exp/tundra:
## battle_ship
module battle_ship(
      input wire clk,			 
      input wire clr,
      input wire btnU,
      input wire btnD,
      input wire btnR,
      input wire btnL,
      input wire sel,
	    input sw,
      output wire [2:0] red,	 
      output wire [2:0] green,   
      output wire [1:0] blue,	     
      output wire [3:0] an,
      output wire [7:0] seg,
      output wire hsync,		 
      output wire vsync			 
	);
	wire clock_4Hz = clk;
	wire clock_25Mhz = clk;
	wire turn;
	wire phase;
  wire finish;
	wire [27: 0] pships;
	wire [27: 0] cships;
  wire [27: 0] c_curr_guess;
  wire [27: 0] p_curr_guess;
	assign cships = 28'b1000000100010000000000010000;
	wire db_btnR;
	wire db_btnL;
	wire db_btnU;
	wire db_btnD;
	wire db_btnSel;
	wire db_btnRst;
	debouncer db_r(
    .clk (clock_4Hz),
		.rst (clr),
    .btn_in (btnR),
    .btn_out (db_btnR)
	);
	debouncer db_l(
		.clk (clock_4Hz),
		.rst (clr),
		.btn_in (btnL),
		.btn_out (db_btnL)
	);
	debouncer db_u(
		.clk (clock_4Hz),
		.rst (clr),
		.btn_in (btnU),
		.btn_out (db_btnU)
	);
	debouncer db_d(
		.clk (clock_4Hz),
		.rst (clr),
		.btn_in (btnD),
		.btn_out (db_btnD)
	);
	debouncer db_sel(
		.clk (clock_4Hz),
		.rst (clr),
		.btn_in (sel),
		.btn_out (db_btnSel)
	);
	assign db_btnRst = clr;
	wire [27:0] cguess;
	wire [27:0] pguess;
	vga640x480 myDisplay(
		.clk(clock_25Mhz),
		.rst(clr),
		.phase(phase),
    .finish (finish),
		.cships(cships),
		.pships(pships),
		.hsync(hsync),
		.vsync(vsync),
		.cguess(cguess),
		.pguess(pguess),
  ...
For scale: roughly 1800 cells after synthesis, roughly 30 I/O pins, roughly 14000 µm² of cells after synthesis.
export LEC_CHECK = 0
export CAP_MARGIN = 0
export CORE_ASPECT_RATIO = 0.64
export CORE_MARGIN = 9
export CORE_UTILIZATION = 19
export CTS_CLUSTER_SIZE = 91
export GPL_ROUTABILITY_DRIVEN = 0
export MAX_ROUTING_LAYER = met4
export SLEW_MARGIN = 20
export TNS_END_PERCENT = 75
create_clock -name core_clock -period 10.0 [get_ports {clk}]
run.sh (not shown) runs the stock make flow with config.mk's settings and CLKGATE_MAP_FILE=.
exp/tundra did not stop at any stage, and its layout met the timing, design-rule and antenna checks.
Edits applied to the flow inputs when going from exp/tundra to exp/umber:
==> flow/config.mk <==
export PLATFORM = sky130hd
export DESIGN_NAME = battle_ship
export DESIGN_NICKNAME = battle_ship
export VERILOG_FILES = /design/flow/design.v
export SDC_FILE = /design/flow/constraint.sdc
export NUM_CORES = 4
export LEC_CHECK = 0
export CAP_MARGIN = 20
export CORE_ASPECT_RATIO = 0.64
export CORE_MARGIN = 9
export CORE_UTILIZATION = 40
export GPL_ROUTABILITY_DRIVEN = 0
export MAX_ROUTING_LAYER = met4
export SLEW_MARGIN = 20
export TNS_END_PERCENT = 75
==> comparison <==
- Cell with the largest stage delay on the worst path: dfxtp_1 -> exp/tundra, and2_2 -> exp/umber
- Relative to exp/tundra, switching power increased by 3.6% in exp/umber.
- Delta (exp/umber minus exp/tundra): critical path depth went down 9, cell count went down about 18%.
- Changes observed in exp/umber relative to exp/tundra: via count roughly the same; clock network area share went up 0.27 points.
- Sequential group share of total power: exp/tundra and exp/umber compared, lower one is exp/tundra
- Fmax on exp/umber is behind exp/tundra.
- exp/umber ends up with a number of buffers and inverters on the critical path that is 1 higher than in exp/tundra.
- Worst hold margin for exp/umber: 7.3 ps down relative to exp/tundra
- For the part of the cycle the worst path needs, exp/umber came in 0.60 points higher than exp/tundra did.
- Fraction of met3 tracks used by global routing was lower in the run labelled exp/tundra.
Inputs modified between exp/umber and exp/violet:
==> flow/config.mk <==
export PLATFORM = sky130hd
export DESIGN_NAME = battle_ship
export DESIGN_NICKNAME = battle_ship
export VERILOG_FILES = /design/flow/design.v
export SDC_FILE = /design/flow/constraint.sdc
export NUM_CORES = 4
export LEC_CHECK = 0
export CAP_MARGIN = 20
export CORE_MARGIN = 2
export CORE_UTILIZATION = 40
export SLEW_MARGIN = 20
## What came out
Wire length for exp/violet is higher than for exp/umber. The lower total chip power came out of exp/umber. Any difference in combined area of the multi-input logic cells between exp/umber and exp/violet is small enough to ignore. Per the comparison of exp/violet with exp/umber, worst setup slack after layout picked up an extra 18 ps, core utilization of the finished layout saw little to no change. In the flow results for exp/violet and exp/umber, the multi-input logic portion of the cell area is larger on exp/umber.

---

Starting RTL as in the previous note.
export LEC_CHECK = 0
export CAP_MARGIN = 20
export CELL_PAD_IN_SITES_GLOBAL_PLACEMENT = 0
export CORE_ASPECT_RATIO = 1.12
export CORE_MARGIN = 2
export CORE_UTILIZATION = 70
export CTS_CLUSTER_SIZE = 23
export HOLD_SLACK_MARGIN = 0.27
export PLACE_DENSITY_LB_ADDON = 0.14
export SETUP_SLACK_MARGIN = -0.0
export SLEW_MARGIN = 20
export TNS_END_PERCENT = 85
create_clock -name core_clock -period 3.51 [get_ports {clk}]
The starting point ran to the end with violations: negative setup slack.
Then changed:
- CELL_PAD_IN_SITES_GLOBAL_PLACEMENT: 0 -> default
- CORE_ASPECT_RATIO: 1.12 -> default
- CORE_UTILIZATION: 70 -> 40
- CTS_CLUSTER_SIZE: 23 -> default
- HOLD_SLACK_MARGIN: 0.27 -> default
- PLACE_DENSITY_LB_ADDON: 0.14 -> default
- SETUP_SLACK_MARGIN: -0.0 -> default
- TNS_END_PERCENT: 85 -> default
- clock period: 3.51 -> 4.75 ns (I/O delays scaled with it)
After rerunning:
- The changed run finished clean
- worst setup slack gets better by 1.0 ns
- sequential power is lower by a quarter to a third
- combinational power is lower by well over a third
Then changed:
- CORE_MARGIN: 2 -> 9
- GPL_ROUTABILITY_DRIVEN: default -> 0
- clock period: 4.75 -> 10.0 ns (I/O delays scaled with it)
Outcome: The changed run completed without violations; power shrinks by about 50%; worst setup slack improved by 4.9 ns; critical path depth decreases by 9.
Then changed:
- CAP_MARGIN: 20 -> 0
- CELL_PAD_IN_SITES_DETAIL_PLACEMENT: default -> 1
- CORE_ASPECT_RATIO: default -> 0.64
- CORE_MARGIN: 9 -> 10
- CORE_UTILIZATION: 40 -> 19
- CTS_CLUSTER_SIZE: default -> 91
- MAX_ROUTING_LAYER: default -> met5
- TNS_END_PERCENT: default -> 75
After rerunning: The new run finished clean. Critical path depth goes up by 9. Routed wire length goes up by about a fifth. Synthesized cell count stays the same.
No activity file was given, so power comes from the tool's default toggle rates.
